## the baseline
==> flow/design.v <==
module alu_top (
    input             clk,
    input      [15:0] a,
    input      [15:0] b,
    input      [2:0]  opcode,
    input             mode,
    output reg [15:0] result,
    output reg        za,
    output reg        zb,
    output reg        eq,
    output reg        gt,
    output reg        lt
);
    reg [15:0] a_q, b_q;
    reg [2:0]  opcode_q;
    reg        mode_q;
    wire [15:0] alu_out;
    wire        za_w, zb_w, eq_w, gt_w, lt_w;
    ALU u_alu (.a(a_q), .b(b_q), .opcode(opcode_q), .mode(mode_q),
               .outALU(alu_out), .za(za_w), .zb(zb_w), .eq(eq_w), .gt(gt_w), .lt(lt_w));
    always @(posedge clk) begin
        a_q      <= a;
        b_q      <= b;
        opcode_q <= opcode;
        mode_q   <= mode;
        result   <= alu_out;
        za       <= za_w;
        zb       <= zb_w;
        eq       <= eq_w;
        gt       <= gt_w;
        lt       <= lt_w;
    end
endmodule

module arith(a,b,opcode,outau);
input [15:0] a;
input [15:0] b;
input [2:0] opcode;
output [15:0] outau;
reg [15:0] outau;
always@(*)
begin
	case(opcode)
	3'b000: outau = a+b;
	3'b001: outau = a * b;
	3'b010: if (a > b) begin
		outau = a - b;
		end
		else begin
		outau = b - a;
		end
	3'b011: if (a > b) begin
		outau = (b == 16'h0000) ? 16'h0000 : a / b;
		end
		else begin
		outau = (a == 16'h0000) ? 16'h0000 : b / a;
		end
	default outau = 16'h0000;
	endcase
end
endmodule
module logic_unit(a,b,opcode,outlu,za,zb,eq,gt,lt);
input [15:0] a;
input [15:0] b;
input [2:0] opcode;
output [15:0] outlu;
output za, zb,eq,gt,lt;
reg [15:0] outlu;
reg za,zb,eq,gt,lt;
always@(*)
begin
	case(opcode)
	3'b000: outlu = (a & b);
	3'b001: outlu = (a | b);
	3'b010: outlu = (~(a | b));
	3'b011: outlu = (~(a & b));
	3'b100: outlu = (~ a);
	3'b101: outlu = (~ b);
	3'b110: outlu = (a ^ b);
	3'b111: outlu = (~(a ^ b));
	endcase
end
always@(*)
begin
	if( a == b) begin
	eq = 1;
	end
	else begin
	eq = 0;
	end
	if ( a > b) begin
	gt = 1;
	end
	else begin
	gt = 0;
	end
	if ( a < b) begin
	lt = 1;
	end
	else begin
	lt = 0;
	end
	if( a == 16'h0000) begin
	za = 1;
	end
	else begin
	za = 0;
	end
	if (b == 16'h0000) begin
	zb = 1;
	end
	else begin
	zb = 0;
	end
end
endmodule
module ALU( a, b, opcode, mode, outALU, za, zb, eq, gt, lt);
input [15:0] a;
input [15:0] b;
input [2:0] opcode;
input mode;
output [15:0] outALU;
output za, zb, eq, gt, lt;
reg [15:0] outALU;
reg za, zb, eq, gt, lt;
wire [15:0] outau;
wire [15:0] outlu;
wire tza, tzb, teq, tgt, tlt;
arith a1 (.a(a), .b(b), .opcode(opcode), .outau(outau));
logic_unit l1 (.a(a), .b(b), .opcode(opcode), .outlu(outlu), .za(tza), .zb(tzb), .eq(teq), .gt(tgt), .lt(tlt));
always@(*)
begin
	if(mode == 0) begin
	outALU = outau;
	end
	else if (mode == 1) begin
	outALU = outlu;
	end
	else begin
	outALU = 16'h0000;
	end
	za = tza;
	zb = tzb;
	eq = teq;
	gt = tgt;
	lt = tlt;
end
endmodule
export LEC_CHECK = 0
export ABC_AREA = 1
export CAP_MARGIN = 15
export CELL_PAD_IN_SITES_DETAIL_PLACEMENT = 2
export CELL_PAD_IN_SITES_GLOBAL_PLACEMENT = 3
export CORE_MARGIN = 2
export CORE_UTILIZATION = 40
export GPL_TIMING_DRIVEN = 0
export HOLD_SLACK_MARGIN = -0.02
export SLEW_MARGIN = 25
export TNS_END_PERCENT = 95
create_clock -name core_clock -period 45.0 [get_ports {clk}]
run.sh (not shown) runs the stock make flow with config.mk's settings and CLKGATE_MAP_FILE=.
The baseline finished end to end and its layout was clean on timing, DRC and antenna.
Here is what was changed in the inputs of the candidate compared with the baseline.
# the baseline
export LEC_CHECK = 0
export ABC_AREA = 1
export CAP_MARGIN = 15
export CELL_PAD_IN_SITES_DETAIL_PLACEMENT = 2
export CELL_PAD_IN_SITES_GLOBAL_PLACEMENT = 3
export CORE_MARGIN = 2
export CORE_UTILIZATION = 40
export GPL_TIMING_DRIVEN = 0
export HOLD_SLACK_MARGIN = -0.02
export SLEW_MARGIN = 25
export TNS_END_PERCENT = 95
create_clock -name core_clock -period 45.0 [get_ports {clk}]
# the candidate
export LEC_CHECK = 0
export ABC_AREA = 1
export CAP_MARGIN = 20
export CORE_ASPECT_RATIO = 0.5
export CORE_MARGIN = 2
export CORE_UTILIZATION = 59
export CTS_CLUSTER_DIAMETER = 281
export CTS_CLUSTER_SIZE = 98
export HOLD_SLACK_MARGIN = 0.28
export PLACE_DENSITY = 0.35
export SETUP_SLACK_MARGIN = 0.44
export SLEW_MARGIN = 20
export TNS_END_PERCENT = 15
create_clock -name core_clock -period 45.0 [get_ports {clk}]
### Flow results
Setup WNS the baseline -> the candidate: better
Relative to the baseline, utilization increased by 19 points in the candidate.
When the candidate is set beside the baseline, its cell count along the critical path turns out to be about 4.3% smaller.
Summary of the comparison: insertion delay to the later sink of the worst-skew pair is lower in the candidate, relative to the baseline.
The baseline → the candidate: multi-input logic area held; die area went down 13000 sq um; final critical-path required period went down 2580 ps; via count went down 7.2%.
[the candidate] share of final layout cell area taken by non-clock buffers fell 1.3 points relative to the baseline
Sequential cell count came out exactly the same in the candidate and the baseline.
According to the power report, total power for the candidate is lower than for the baseline.

========
run A:
Starts from the design.v that is shown in full above.
==> flow/config.mk <==
export PLATFORM = sky130hd
export DESIGN_NAME = alu_top
export DESIGN_NICKNAME = alu_top
export VERILOG_FILES = /design/flow/design.v
export SDC_FILE = /design/flow/constraint.sdc
export NUM_CORES = 4
export LEC_CHECK = 0
export CAP_MARGIN = 20
export CORE_MARGIN = 2
export CORE_UTILIZATION = 67
export CTS_CLUSTER_DIAMETER = 58
export MAX_ROUTING_LAYER = met4
export SLEW_MARGIN = 20
export TNS_END_PERCENT = 5
==> flow/constraint.sdc <==
create_clock -name core_clock -period 27.5 [get_ports {clk}]
set_input_delay 5.5000 -clock core_clock [delete_from_list [all_inputs] [get_ports {clk}]]
set_output_delay 5.5000 -clock core_clock [all_outputs]
set_load 0.01 [all_outputs]
Seen in the log of run A: GRT-0232 during global routing, after which the run never completed.
Input changes introduced in run B (baseline for comparison: run A):
# run A
export LEC_CHECK = 0
export CAP_MARGIN = 20
export CORE_MARGIN = 2
export CORE_UTILIZATION = 67
export CTS_CLUSTER_DIAMETER = 58
export MAX_ROUTING_LAYER = met4
export SLEW_MARGIN = 20
export TNS_END_PERCENT = 5
create_clock -name core_clock -period 27.5 [get_ports {clk}]
# run B
export LEC_CHECK = 0
export CAP_MARGIN = 20
export CORE_MARGIN = 2
export CORE_UTILIZATION = 72
export SETUP_SLACK_MARGIN = 1.78
export SLEW_MARGIN = 20
create_clock -name core_clock -period 5.97 [get_ports {clk}]
Results
Run B ends up with a global placement routability congestion that is about 9% higher than in run A. On run B: number of core rows is 2 lower than what run A gave. The final reports for run B and run A show core box area lower in the former. From run A to run B the numbers moved as follows: core utilization before placement increased by 5.2 points relative to the old numbers; chip area has decreased; post-synthesis instance area roughly the same; post-synth tally of flip-flops with integrated enable held. Comparing run B against run A, there is no change at all in synthesized instance count. Of the runs run A and run B, none of them finished clean. Run A did not finish; a tool error ended it in global routing. Run B is listed as incomplete: the tool reported an error in detailed placement and the run ended there. Run B -> run A: simple-gate share of the synthesized area delta 0, exact match. Overall die height for run B is lower than for run A. Diff run B..run A | xor/xnor cell area share of the yosys netlist | unchanged.
What run C does differently from run B at the input level:
# run B
export LEC_CHECK = 0
export CAP_MARGIN = 20
export CORE_MARGIN = 2
export CORE_UTILIZATION = 72
export SETUP_SLACK_MARGIN = 1.78
export SLEW_MARGIN = 20
create_clock -name core_clock -period 5.97 [get_ports {clk}]
# run C
export LEC_CHECK = 0
export ABC_AREA = 1
export CAP_MARGIN = 20
export CORE_MARGIN = 2
export CORE_UTILIZATION = 72
export CTS_CLUSTER_SIZE = 15
export GPL_ROUTABILITY_DRIVEN = 0
export PLACE_DENSITY_LB_ADDON = 0.08
export SLEW_MARGIN = 20
create_clock -name core_clock -period 5.97 [get_ports {clk}]
==> results <==
- Run C never completed; the flow aborted with a tool error in clock tree synthesis.
- Run C against run B: total cell area reported by yosys after synthesis now sits lower, mean area per synthesized cell decreased 9.0%, overall die area went down.
- In run C the gate count after technology mapping turned out 129 higher than in run B.
Edits applied to the flow inputs when going from run C to run D:
# run C
export LEC_CHECK = 0
export ABC_AREA = 1
export CAP_MARGIN = 20
export CORE_MARGIN = 2
export CORE_UTILIZATION = 72
export CTS_CLUSTER_SIZE = 15
export GPL_ROUTABILITY_DRIVEN = 0
export PLACE_DENSITY_LB_ADDON = 0.08
export SLEW_MARGIN = 20
create_clock -name core_clock -period 5.97 [get_ports {clk}]
# run D
export LEC_CHECK = 0
export ABC_AREA = 1
export CAP_MARGIN = 20
export CORE_MARGIN = 2
export CORE_UTILIZATION = 68
export CTS_CLUSTER_DIAMETER = 52
export CTS_CLUSTER_SIZE = 15
export HOLD_SLACK_MARGIN = -0.1
export SLEW_MARGIN = 20
export TNS_END_PERCENT = 95
create_clock -name core_clock -period 27.8 [get_ports {clk}]
### Flow results
Run C did not finish: a tool error stopped it during clock tree synthesis. Run D failed in global routing with GRT-0116. Changes observed in run D relative to run C: synthesized cell count flat, placed standard-cell area fell about 3.5%, chip area went up 5.7%, pre-CTS setup slack higher.
Input changes introduced in run E (baseline for comparison: run D):
# run D
export LEC_CHECK = 0
export ABC_AREA = 1
export CAP_MARGIN = 20
export CORE_MARGIN = 2
export CORE_UTILIZATION = 68
export CTS_CLUSTER_DIAMETER = 52
export CTS_CLUSTER_SIZE = 15
export HOLD_SLACK_MARGIN = -0.1
export SLEW_MARGIN = 20
export TNS_END_PERCENT = 95
create_clock -name core_clock -period 27.8 [get_ports {clk}]
# run E
export LEC_CHECK = 0
export CAP_MARGIN = 20
export CORE_MARGIN = 2
export CORE_UTILIZATION = 40
export SLEW_MARGIN = 20
create_clock -name core_clock -period 45.0 [get_ports {clk}]
[summary]
Run D -> run E: number of buffers on the longest clock path delta 0, exact match. Diff run D -> run E | number of nets produced by synthesis | decrease of about 5%. Run E vs. run D: worst-case setup slack after placement has increased; total half-perimeter wirelength after legalization and detailed placement has increased; count of instantiated cells in the yosys netlist has decreased; adder and majority cell fraction of the synthesized area has decreased. Die area went up by more than half going from run D to run E. In run E, the area reported by Yosys stat came out 3.7% above the value in run D. Synthesized cell count, run E vs run D: down by a few percent. Run E | stages: all done | timing, DRC, antenna: all pass.
--- input diff run E..run F ---
# run E
export LEC_CHECK = 0
export CAP_MARGIN = 20
export CORE_MARGIN = 2
export CORE_UTILIZATION = 40
export SLEW_MARGIN = 20
create_clock -name core_clock -period 45.0 [get_ports {clk}]
# run F
export LEC_CHECK = 0
export ABC_AREA = 1
export CAP_MARGIN = 20
export CORE_MARGIN = 2
export CORE_UTILIZATION = 66
export CTS_CLUSTER_DIAMETER = 190
export CTS_CLUSTER_SIZE = 98
export GPL_ROUTABILITY_DRIVEN = 0
export PLACE_DENSITY_LB_ADDON = 0.29
export SLEW_MARGIN = 20
export TNS_END_PERCENT = 5
create_clock -name core_clock -period 45.0 [get_ports {clk}]
--- outcome ---
Run F completed end to end with timing, DRC and antenna clean.
Going from run E to run F, chip area now smaller, met2 track demand over resource rose 15 points, first-iteration DRC count rose by about 27%.
Summary — final clock period utilization by the worst path, run F relative to run E: higher, by 4.9 points.
The standard cells in run F occupy less silicon area than those in run E do.
Run E reports its slowest library cell on the worst path as sky130_fd_sc_hd__o31ai_1 while run F reports sky130_fd_sc_hd__dfxtp_1.
Sort run E and run F by share of synthesized cell area in and, or, nand and nor gates desc -> top: run F
In the tables for run E and run F, fraction of area in clock buffers and inverters reads higher with run E.

========
Starts from the design.v that is shown in full above.
make LEC_CHECK=0 ABC_AREA=1 CAP_MARGIN=20 CORE_ASPECT_RATIO=0.5 CORE_MARGIN=2 CORE_UTILIZATION=59 CTS_CLUSTER_DIAMETER=281 CTS_CLUSTER_SIZE=98 HOLD_SLACK_MARGIN=-0.09 PLACE_DENSITY=0.35 SETUP_SLACK_MARGIN=5.0 SLEW_MARGIN=20 TNS_END_PERCENT=15 finish   # period 45.0 ns
The first run finished clean.
Next try:
- ABC_AREA: 1 -> default
- CORE_ASPECT_RATIO: 0.5 -> default
- CTS_CLUSTER_DIAMETER: 281 -> default
- CTS_CLUSTER_SIZE: 98 -> default
- HOLD_SLACK_MARGIN: -0.09 -> default
- PLACE_DENSITY: 0.35 -> default
- SETUP_SLACK_MARGIN: 5.0 -> default
- TNS_END_PERCENT: 15 -> default
- clock period: 45.0 -> 29.4 ns (I/O delays scaled with it)
Result:
- total power grows by 100%
- final cell count grows by 0.90%
- cell area grows by 17%
Next try:
- CORE_UTILIZATION: 59 -> 65
- TNS_END_PERCENT: default -> 5
- clock period: 29.4 -> 27.6 ns (I/O delays scaled with it)
Effect: The new run reached the layout checks and failed them: setup timing; total power goes up by 19%; routed wire length goes up by 13%; non-clock buffer count goes up by 81.
Next try:
- ABC_AREA: default -> 1
- CORE_UTILIZATION: 65 -> 72
- PLACE_DENSITY_LB_ADDON: default -> 0.08
- TNS_END_PERCENT: 5 -> default
- clock period: 27.6 -> 5.97 ns (I/O delays scaled with it)
=> The changed run stopped in clock tree synthesis. Area after synthesis fell by a few percent. Die size fell by roughly a tenth. Synthesized cell count rose by a few percent.
Next try:
- CTS_CLUSTER_DIAMETER: default -> 133
- CTS_CLUSTER_SIZE: default -> 51
- PLACE_DENSITY_LB_ADDON: 0.08 -> 0.06
- clock period: 5.97 -> 10.9 ns (I/O delays scaled with it)
What happened:
- The changed run did not get past clock tree synthesis
- area after synthesis does not change
- synthesized cell count is unchanged
- die area does not change

========
== run 1 ==
// alu_top: RTL as listed in full above, without the edits since
clock: 45.0 ns
lec_check: 0
cap_margin: 20
cell_pad_in_sites_global_placement: 1
core_margin: 2
core_utilization: 40
gpl_timing_driven: 0
slew_margin: 25
Relative to run 1, the following input files were edited for run 2:
- a change of SLEW_MARGIN from 25 to 20
- a deleted GPL_TIMING_DRIVEN that had been 0
- an added CORE_ASPECT_RATIO of 0.84
Notes after the runs:
- Status: fraction of power spent switching nets parity (run 1, run 2)
- Core utilization: run 2 and run 1 compared, higher one is run 1
- Overall power consumption, run 2 and run 1, higher one = run 2.
- Note that the length of routed met2 wiring recorded for run 1 amounts to 1.08 times the value seen in run 2.
- Number of nets in the finished design is lower on run 2
- Setup slack in run 2 is larger than in run 1.
- The lower met1 capacity usage during global routing came out of run 1.
#### Input delta (run 3 over run 2)
- CORE_ASPECT_RATIO changed from 0.84 to 0.5
- TNS_END_PERCENT newly set to 15
- CELL_PAD_IN_SITES_GLOBAL_PLACEMENT removed (was 1)
- CORE_UTILIZATION changed from 40 to 59
- CTS_CLUSTER_SIZE newly set to 98
- ABC_AREA newly set to 1
- PLACE_DENSITY newly set to 0.35
- CTS_CLUSTER_DIAMETER newly set to 281
## What came out
Against run 2, run 3 comes in 25 lower on number of placement rows.
When run 3 is set beside run 2, its number of antenna violations at the first check in global routing turns out to be 1 smaller.
Logic gate fraction of the total cell area down 3.9 points in run 3 wrt run 2
Re area of the mapped netlist: run 2 was higher than run 3.
Of run 2 and run 3, the lower via count of the routed design belongs to run 3.
Looking at combinational power share across run 2 and run 3, the one that comes out higher is run 2.
Taking run 2 as the reference, in run 3 die area lower; via count of the first global-routing pass lower.
Per the comparison of run 3 with run 2, final setup skew higher; sequential fraction of the synthesis area higher.
Die boundary width in run 3 is 11 um above run 2.
#### Input delta (run 4 over run 3)
- clearing CTS_CLUSTER_SIZE, which used to be 98
- clearing ABC_AREA, which used to be 1
- swapping 59 for 21 in CORE_UTILIZATION
- putting CELL_PAD_IN_SITES_GLOBAL_PLACEMENT at 1 where nothing was set
- swapping 15 for 70 in TNS_END_PERCENT
- putting SETUP_SLACK_MARGIN at 5.0 where nothing was set
- clearing CTS_CLUSTER_DIAMETER, which used to be 281
- putting MIN_ROUTING_LAYER at met2 where nothing was set
- swapping 20 for 30 in SLEW_MARGIN
- clearing PLACE_DENSITY, which used to be 0.35
- putting HOLD_SLACK_MARGIN at 0.21 where nothing was set
- swapping 0.5 for 0.84 in CORE_ASPECT_RATIO
[summary]
Run 4 finished all stages; the layout is clean. Run 3 | stages: all done | timing, DRC, antenna: all pass. From run 3 to run 4 the numbers moved as follows: met3 track demand over resource in global routing went up 40 points; register fraction of the total cell area went down 0.64 points; synthesized cell count went down 129; chip area in the Yosys report went up about 3.7%. Taking run 3 as the reference, in run 4 core box area increased about 200%; aggregate routed wire length increased 36000 um; via-per-instance ratio increased 27%; setup slack increased 110 ps; maximum frequency increased about 0.3%.
For run 5, these inputs were changed with respect to run 4:
- a deleted MIN_ROUTING_LAYER that had been met2
- a deleted SETUP_SLACK_MARGIN that had been 5.0
- a deleted HOLD_SLACK_MARGIN that had been 0.21
- a deleted CORE_ASPECT_RATIO that had been 0.84
- a deleted TNS_END_PERCENT that had been 70
- a change of CORE_UTILIZATION from 21 to 40
- a change of SLEW_MARGIN from 30 to 20
- a deleted CELL_PAD_IN_SITES_GLOBAL_PLACEMENT that had been 1
- a change of the clock period (ns, I/O delays scaled along) from 45.0 to 37.1
### Flow results
Clock-pin slew of the registers on the worst-case setup and hold paths of run 5 is on par with run 4. [run 5 vs run 4] first-pass iteration count of the detailed router: lower in run 5. Diff run 4 and run 5: minimum clock period after layout higher in run 4. Re buffer levels on the longest clock path: no difference whatsoever between run 5 and run 4. In run 5, the count of plain and timing-repair buffers came out 30 below the value in run 4. Run 5: setup slack is 4830 ps lower than what run 4 reported. The final total power of run 5 exceeds that of run 4 by about 3.5%.
Power is estimated from default activity; no workload was simulated.
